## sensor_if
module sensor_if(input sens_active,reset,clk,output passed);
For scale: about 2,800 cells after synthesis, about 260 flip-flops, about 0.016 mm² of cells after synthesis.
clock: 1.91 ns
lec_check: 0
abc_area: 1
cap_margin: 20
cell_pad_in_sites_global_placement: 3
core_margin: 2
core_utilization: 40
cts_cluster_diameter: 89
slew_margin: 20
run.sh (not shown) runs the stock make flow with config.mk's settings and CLKGATE_MAP_FILE=.
The baseline aborted during 3_1_place_gp_skip_io on GPL-0301.
Edit:
CELL_PAD_IN_SITES_GLOBAL_PLACEMENT = not set   (was 3)
CORE_UTILIZATION = 72   (was 40)
CTS_CLUSTER_DIAMETER = not set   (was 89)
clock period = 1.46 ns   (was 1.91 ns; I/O delays follow)
Effect: With this change the flow passed the timing, design-rule and antenna checks; synthesized area stays the same; synthesized cell count stays the same; die size is lower by 44%.
Edit:
clock period = 1.48 ns   (was 1.46 ns; I/O delays follow)
Global-route usage is about the same.
Cell area is about the same.
Via count grows by 0.31%.
Non-clock buffer count decreases by 7.
Clock power is higher by about 1%.
Cell count fell by 0.37%.
Total power decreases by 0.37%.
First-iteration DRC count grows by 20%.
Core utilization is about the same.
Wire length barely changes.
Sequential power drops by about 1%.

* * *

Setup of exp/umber:
sensor_if again, from the RTL that the note above started with.
==> flow/design.v (excerpt) <==
module sensor_if(input sens_active,reset,clk,output passed);
==> flow/config.mk <==
export PLATFORM = sky130hd
export DESIGN_NAME = sensor_if
export DESIGN_NICKNAME = sensor_if
export VERILOG_FILES = /design/flow/design.v
export SDC_FILE = /design/flow/constraint.sdc
export NUM_CORES = 4
export LEC_CHECK = 0
export ABC_AREA = 0
export CAP_MARGIN = 0
export CORE_ASPECT_RATIO = 1.01
export CORE_MARGIN = 2
export CORE_UTILIZATION = 72
export CTS_CLUSTER_DIAMETER = 394
export CTS_CLUSTER_SIZE = 26
export GPL_TIMING_DRIVEN = 1
export HOLD_SLACK_MARGIN = -0.1
export MAX_ROUTING_LAYER = met4
export PLACE_DENSITY = 0.67
export SETUP_SLACK_MARGIN = 0.2
export SLEW_MARGIN = 40
==> flow/constraint.sdc <==
create_clock -name core_clock -period 1.56 [get_ports {clk}]
set_input_delay 0.3120 -clock core_clock [delete_from_list [all_inputs] [get_ports {clk}]]
set_output_delay 0.3120 -clock core_clock [all_outputs]
set_load 0.01 [all_outputs]
exp/umber: PASS, flow complete, no timing, DRC or antenna violations
Setup changes, exp/umber to exp/yarrow
Settings: MAX_ROUTING_LAYER: met4 -> unset; HOLD_SLACK_MARGIN: -0.1 -> unset; SLEW_MARGIN: 40 -> 20; CTS_CLUSTER_DIAMETER: 394 -> unset; CTS_CLUSTER_SIZE: 26 -> unset; ABC_AREA: 0 -> unset; SETUP_SLACK_MARGIN: 0.2 -> 0.22; PLACE_DENSITY: 0.67 -> 0.95; CAP_MARGIN: 0 -> 20; GPL_TIMING_DRIVEN: 1 -> unset; CORE_ASPECT_RATIO: 1.01 -> unset; the clock period (ns, I/O delays scaled along): 1.56 -> 1.43.
--- outcome ---
exp/umber and exp/yarrow: one clean run, exp/umber; the rest did not finish clean. exp/yarrow vs exp/umber on power in sequential cells: exp/yarrow is the higher one. Row routed wire length: exp/yarrow higher / exp/umber lower. Core utilization: exp/yarrow higher than exp/umber. When the final numbers for exp/umber and exp/yarrow were put side by side, the setup slack turned out to be smaller in exp/yarrow. [compare] base=exp/umber new=exp/yarrow: post-route minimum period now sits higher, clock power now sits higher, clock latency of the later-clocked register in the worst-skew pair now sits higher, buffer and inverter count on the worst path now sits lower, placeable core area now sits higher. Multi-input combinational area share (exp/yarrow over exp/umber): decrease, 0.30 points.
--- input diff exp/yarrow..exp/xenon ---
Settings: clearing PLACE_DENSITY, which used to be 0.95; clearing SETUP_SLACK_MARGIN, which used to be 0.22; putting ABC_AREA at 1 where nothing was set; swapping 1.43 for 1.49 in the clock period (ns, I/O delays scaled along).
==> comparison <==
- exp/xenon finished every step from synthesis to the final layout, and the layout passed the timing, design-rule and antenna checks.
- Of exp/xenon and exp/yarrow, the run reporting the higher final worst-path cycle share was exp/yarrow.
- exp/xenon: number of placed cells counting well taps higher than exp/yarrow
- Compared with exp/yarrow, exp/xenon shows a higher total routed wire length on the met1 layer.
- Launching instance or port of the critical path: compleated -> exp/xenon, uninterupted -> exp/yarrow
- A highest-delay cell along the critical path of sky130_fd_sc_hd__o21ai_0 is what exp/yarrow shows, while sky130_fd_sc_hd__dfxtp_2 belongs to exp/xenon.
#### Input delta (exp/harbor over exp/xenon)
Settings: ABC_AREA: 1 -> unset; CORE_UTILIZATION: 72 -> 36; the clock period (ns, I/O delays scaled along): 1.49 -> 2.57.
==> comparison <==
exp/harbor completed end to end with timing, DRC and antenna clean. Area of the synthesized netlist per yosys stat in exp/harbor is 6500 µm² lower than in exp/xenon. exp/harbor vs. exp/xenon: number of vias per cell after detailed routing went down by 9.2%; flop share of the area saw an increase; sequential power fell by about 50%.
Changes in exp/indigo relative to exp/harbor:
Settings: putting ABC_AREA at 1 where nothing was set; swapping 36 for 70 in CORE_UTILIZATION; swapping 2.57 for 1.43 in the clock period (ns, I/O delays scaled along).
Findings:
Via count: exp/indigo and exp/harbor compared, higher one is exp/indigo. Summary of the comparison: placed wire-length estimate is higher in exp/indigo, relative to exp/harbor. The via count of the first global-routing pass number comes out higher for exp/indigo vs exp/harbor. Compared exp/indigo vs exp/harbor, and worst hold path depth is up in exp/indigo. Relative to exp/harbor, clock-buffer cell count increased by 2 in exp/indigo.
What exp/willow does differently from exp/indigo at the input level:
Settings: ABC_AREA no longer set, was 1; CORE_UTILIZATION now 40, was 70; the clock period (ns, I/O delays scaled along) now 5.0, was 1.43.
[summary]
Taking exp/indigo as the reference, in exp/willow fraction of power consumed by the clock network grew by 8.4 points, static leakage fell about 70%, fraction of power consumed by sequential logic shows an increase of 8.4 points, met3 wirelength from detailed routing decreased about 70%, first-iteration DRC count fell by 1007. Comparing the two runs side by side, exp/willow comes out ahead of exp/indigo on via count. Synthesized area divided by synthesized cell count: lower on exp/indigo. Side by side, initial core utilization turned out lower in exp/willow than in exp/indigo. For exp/indigo, the slowest library cell on the worst path was sky130_fd_sc_hd__dfxtp_1, unlike exp/willow, where it was sky130_fd_sc_hd__clkdlybuf4s50_1. Global-route usage, exp/willow and exp/indigo: lower on exp/willow.
No activity file was given, so power comes from the tool's default toggle rates.
